## smm
module smm(input clk, reset,
           input [7:0] readdata,
           output we, 
			  output [15:0] address,
			  output [7:0] writedata);
wire buffR, buffIR, buffAH, mdamux, buffAL, adrmux, srcbmux;
wire [1:0] pcmux, acmux;
wire [2:0] aluop;
wire [15:0] addr;
wire [7:0] wdata, instr;
wire zero;
datapath dp(clk, reset, we, buffIR, buffAH, buffAL, buffR, srcbmux, adrmux, acmux, pcmux, aluop, readdata, addr, wdata, instr, zero);
controller cu(clk, reset, zero, instr, buffIR, buffAH, buffAL, buffR, srcbmux, adrmux, we, pcmux, acmux, aluop);
assign writedata = wdata;
assign address = addr;
endmodule
Size: ~520 cells after synthesis, ~68 flip-flops, roughly 35 I/O pins.
clock: 3.32 ns
lec_check: 0
cap_margin: 20
core_margin: 2
core_utilization: 58
cts_cluster_size: 37
setup_slack_margin: 0.05
slew_margin: 20
run.sh (not shown) runs the stock make flow with config.mk's settings and CLKGATE_MAP_FILE=.
The first run finished with setup timing left.
Next try:
Settings changed: CORE_UTILIZATION 58 to 66, CTS_CLUSTER_SIZE 37 to not set, SETUP_SLACK_MARGIN 0.05 to 0.89.
Clock period 3.32 ns to 3.39 ns, I/O delays scaled along.
Effect: Now the flow aborted during 4_1_cts; synthesized area stays the same; die area shrinks by 12%; synthesized cell count is unchanged.
Next try:
Settings changed: CORE_UTILIZATION 66 to 40, PLACE_DENSITY set to 0.6, SETUP_SLACK_MARGIN 0.89 to not set.
Clock period 3.39 ns to 5.0 ns, I/O delays scaled along.
After rerunning: With this change the flow completed without violations. Synthesized cell count stays the same. Area after synthesis does not change. Die area came out higher by 62%.

* * *

job 8537:
smm again, from the RTL that the note above started with.
make LEC_CHECK=0 ABC_AREA=1 CAP_MARGIN=40 CORE_ASPECT_RATIO=0.5 CORE_MARGIN=9 CORE_UTILIZATION=58 CTS_CLUSTER_DIAMETER=389 CTS_CLUSTER_SIZE=98 MAX_ROUTING_LAYER=met4 PLACE_DENSITY=0.41 SLEW_MARGIN=5 TNS_END_PERCENT=40 finish   # period 5.0 ns
Job 8537 reached the end of the flow, and the finished layout is clean on the timing, design-rule and antenna checks.
Here is what was changed in the inputs of job 4515 compared with job 8537.
- MIN_ROUTING_LAYER: unset -> met2
- SLEW_MARGIN: 5 -> 15
- CTS_CLUSTER_SIZE: 98 -> unset
- CTS_CLUSTER_DIAMETER: 389 -> 160
- CAP_MARGIN: 40 -> 20
- CELL_PAD_IN_SITES_GLOBAL_PLACEMENT: unset -> 0
- ABC_AREA: 1 -> unset
- CORE_UTILIZATION: 58 -> 28
- CORE_ASPECT_RATIO: 0.5 -> unset
- SETUP_SLACK_MARGIN: unset -> 1.35
- CORE_MARGIN: 9 -> 2
- PLACE_DENSITY: 0.41 -> unset
- CELL_PAD_IN_SITES_DETAIL_PLACEMENT: unset -> 2
- TNS_END_PERCENT: 40 -> unset
- PLACE_DENSITY_LB_ADDON: unset -> 0.28
On post-placement cell count: between job 4515 and job 8537, it ends up lower for job 4515. Row share of total power in sequential cells: job 4515 lower / job 8537 higher. Going from job 8537 to job 4515, total routing resource utilization after global routing climbed 12 points, chip area estimate from yosys synthesis dropped about 3.4%, power drawn by the sequential cells climbed about 6%, relative contribution of the clock network to total power dropped 6.2 points, final clock period utilization by the worst path dropped 2.0 points. Taking job 8537 over job 4515, the via count ratio works out to 0.75. Antenna violation net count after detailed routing: job 8537 vs job 4515 identical. Compared with job 8537, job 4515 shows area fraction in mux cells higher by 13 points. Gate count of the mapped netlist was higher in job 8537 than in job 4515.
#### Input delta (job 6729 over job 4515)
- CELL_PAD_IN_SITES_GLOBAL_PLACEMENT no longer set, was 0
- MIN_ROUTING_LAYER no longer set, was met2
- CORE_MARGIN now 9, was 2
- CTS_CLUSTER_DIAMETER now 232, was 160
- CORE_UTILIZATION now 52, was 28
- TNS_END_PERCENT now 10, previously not set
- PLACE_DENSITY now 0.37, previously not set
- CTS_CLUSTER_SIZE now 98, previously not set
- SLEW_MARGIN now 20, was 15
- MAX_ROUTING_LAYER no longer set, was met4
- SETUP_SLACK_MARGIN no longer set, was 1.35
- PLACE_DENSITY_LB_ADDON no longer set, was 0.28
- CELL_PAD_IN_SITES_DETAIL_PLACEMENT no longer set, was 2
## What came out
- For power in sequential cells, job 6729 and job 4515 come out practically identical.
- | global-route total usage across every layer | lower: job 6729 |
- Setup WNS job 4515 -> job 6729: worse
- On total routed wirelength: between job 6729 and job 4515, it ends up higher for job 4515.
- NOTE global-route wire length before repair job 4515->job 6729 decreased by more than 10%
- In job 6729, the fraction of area in registers came out 3.3 points above the value in job 4515.
What job 1060 does differently from job 6729 at the input level:
- TNS_END_PERCENT now 40, was 10
- PLACE_DENSITY now 0.41, was 0.37
- CORE_UTILIZATION now 58, was 52
- ABC_AREA now 1, previously not set
- MAX_ROUTING_LAYER now met4, previously not set
- CTS_CLUSTER_DIAMETER now 389, was 232
## What came out
Job 1060 | stages: all done | timing, DRC, antenna: all pass. Job 1060 ends up with a met1 global-route usage that is 5.5 points lower than in job 6729. Across both runs, non-clock buffer count was lower for job 1060 than for job 6729. Total detailed-routing wirelength (job 1060 vs. job 6729) decreases by a little under 10%. Compared job 1060 vs job 6729, and power drawn by the sequential cells is down in job 1060. Compared with job 6729, in job 1060 complex-gate fraction of the synthesized area fell by 4.9 points; final critical-path required period saw a decrease.

* * *

Starting RTL as in the previous note.
clock: 5.0 ns
lec_check: 0
cap_margin: 25
cell_pad_in_sites_detail_placement: 1
cell_pad_in_sites_global_placement: 0
core_margin: 2
core_utilization: 28
cts_cluster_diameter: 160
max_routing_layer: met5
min_routing_layer: met2
place_density: 0.47
setup_slack_margin: 1.35
slew_margin: 15
tns_end_percent: 50
Change:
ABC_AREA = 1   (was not set)
CAP_MARGIN = 20   (was 25)
CELL_PAD_IN_SITES_DETAIL_PLACEMENT = not set   (was 1)
CELL_PAD_IN_SITES_GLOBAL_PLACEMENT = not set   (was 0)
CORE_MARGIN = 9   (was 2)
CORE_UTILIZATION = 52   (was 28)
CTS_CLUSTER_DIAMETER = 389   (was 160)
CTS_CLUSTER_SIZE = 98   (was not set)
MAX_ROUTING_LAYER = met4   (was met5)
MIN_ROUTING_LAYER = not set   (was met2)
PLACE_DENSITY = 0.8   (was 0.47)
SETUP_SLACK_MARGIN = not set   (was 1.35)
SLEW_MARGIN = 20   (was 15)
TNS_END_PERCENT = 40   (was 50)
The changed run completed with no timing, DRC or antenna violations.
Utilization grows by 20 points.
Clock power shrinks by well over a third.
Area after synthesis goes up by a few percent.
Worst hold slack degrades by 0.011 ns.
Critical path depth came out higher by 3.
Setup slack degrades by 0.13 ns.
Wire length drops by a quarter to a third.
First-iteration DRC count fell by well over a third.
Design area shrinks by about a fifth.
Sequential share of layout area rose by 5.6 points.
Sequential power goes down by a few percent.
Change:
ABC_AREA = not set   (was 1)
CORE_MARGIN = 2   (was 9)
CTS_CLUSTER_DIAMETER = 232   (was 389)
CTS_CLUSTER_SIZE = 100   (was 98)
MAX_ROUTING_LAYER = not set   (was met4)
PLACE_DENSITY = 0.82   (was 0.8)
SETUP_SLACK_MARGIN = -0.5   (was not set)
TNS_END_PERCENT = 10   (was 40)
=>
- With this change the flow reached the layout checks and failed them: negative setup slack
- cell count falls by 21%
- final area falls by 0.53%
- global-route usage rises by 9.0 points
- worst setup slack gets worse by 0.41 ns
Change:
PLACE_DENSITY = 0.6   (was 0.82)
SETUP_SLACK_MARGIN = not set   (was -0.5)
Outcome:
- Now the flow ran to the end with no violations
- final area rose by 1.9%
- worst hold slack stays flat
- total power rises by 1.9%
- sequential share of layout area decreases by 0.56 points
- worst setup slack improves by 0.26 ns
Change:
ABC_AREA = 1   (was not set)
CORE_UTILIZATION = 40   (was 52)
CTS_CLUSTER_DIAMETER = 389   (was 232)
CTS_CLUSTER_SIZE = 98   (was 100)
MAX_ROUTING_LAYER = met4   (was not set)
PLACE_DENSITY = not set   (was 0.6)
PLACE_DENSITY_LB_ADDON = 0.03   (was not set)
SETUP_SLACK_MARGIN = -0.46   (was not set)
TNS_END_PERCENT = not set   (was 10)
Effect: Die size increases by 33%. Setup slack is worse by 0.029 ns. Wire length drops by 1.4%. Design area rises by 1.7%. Core utilization is lower by 15 points.
Power and IR drop assume default switching activity.
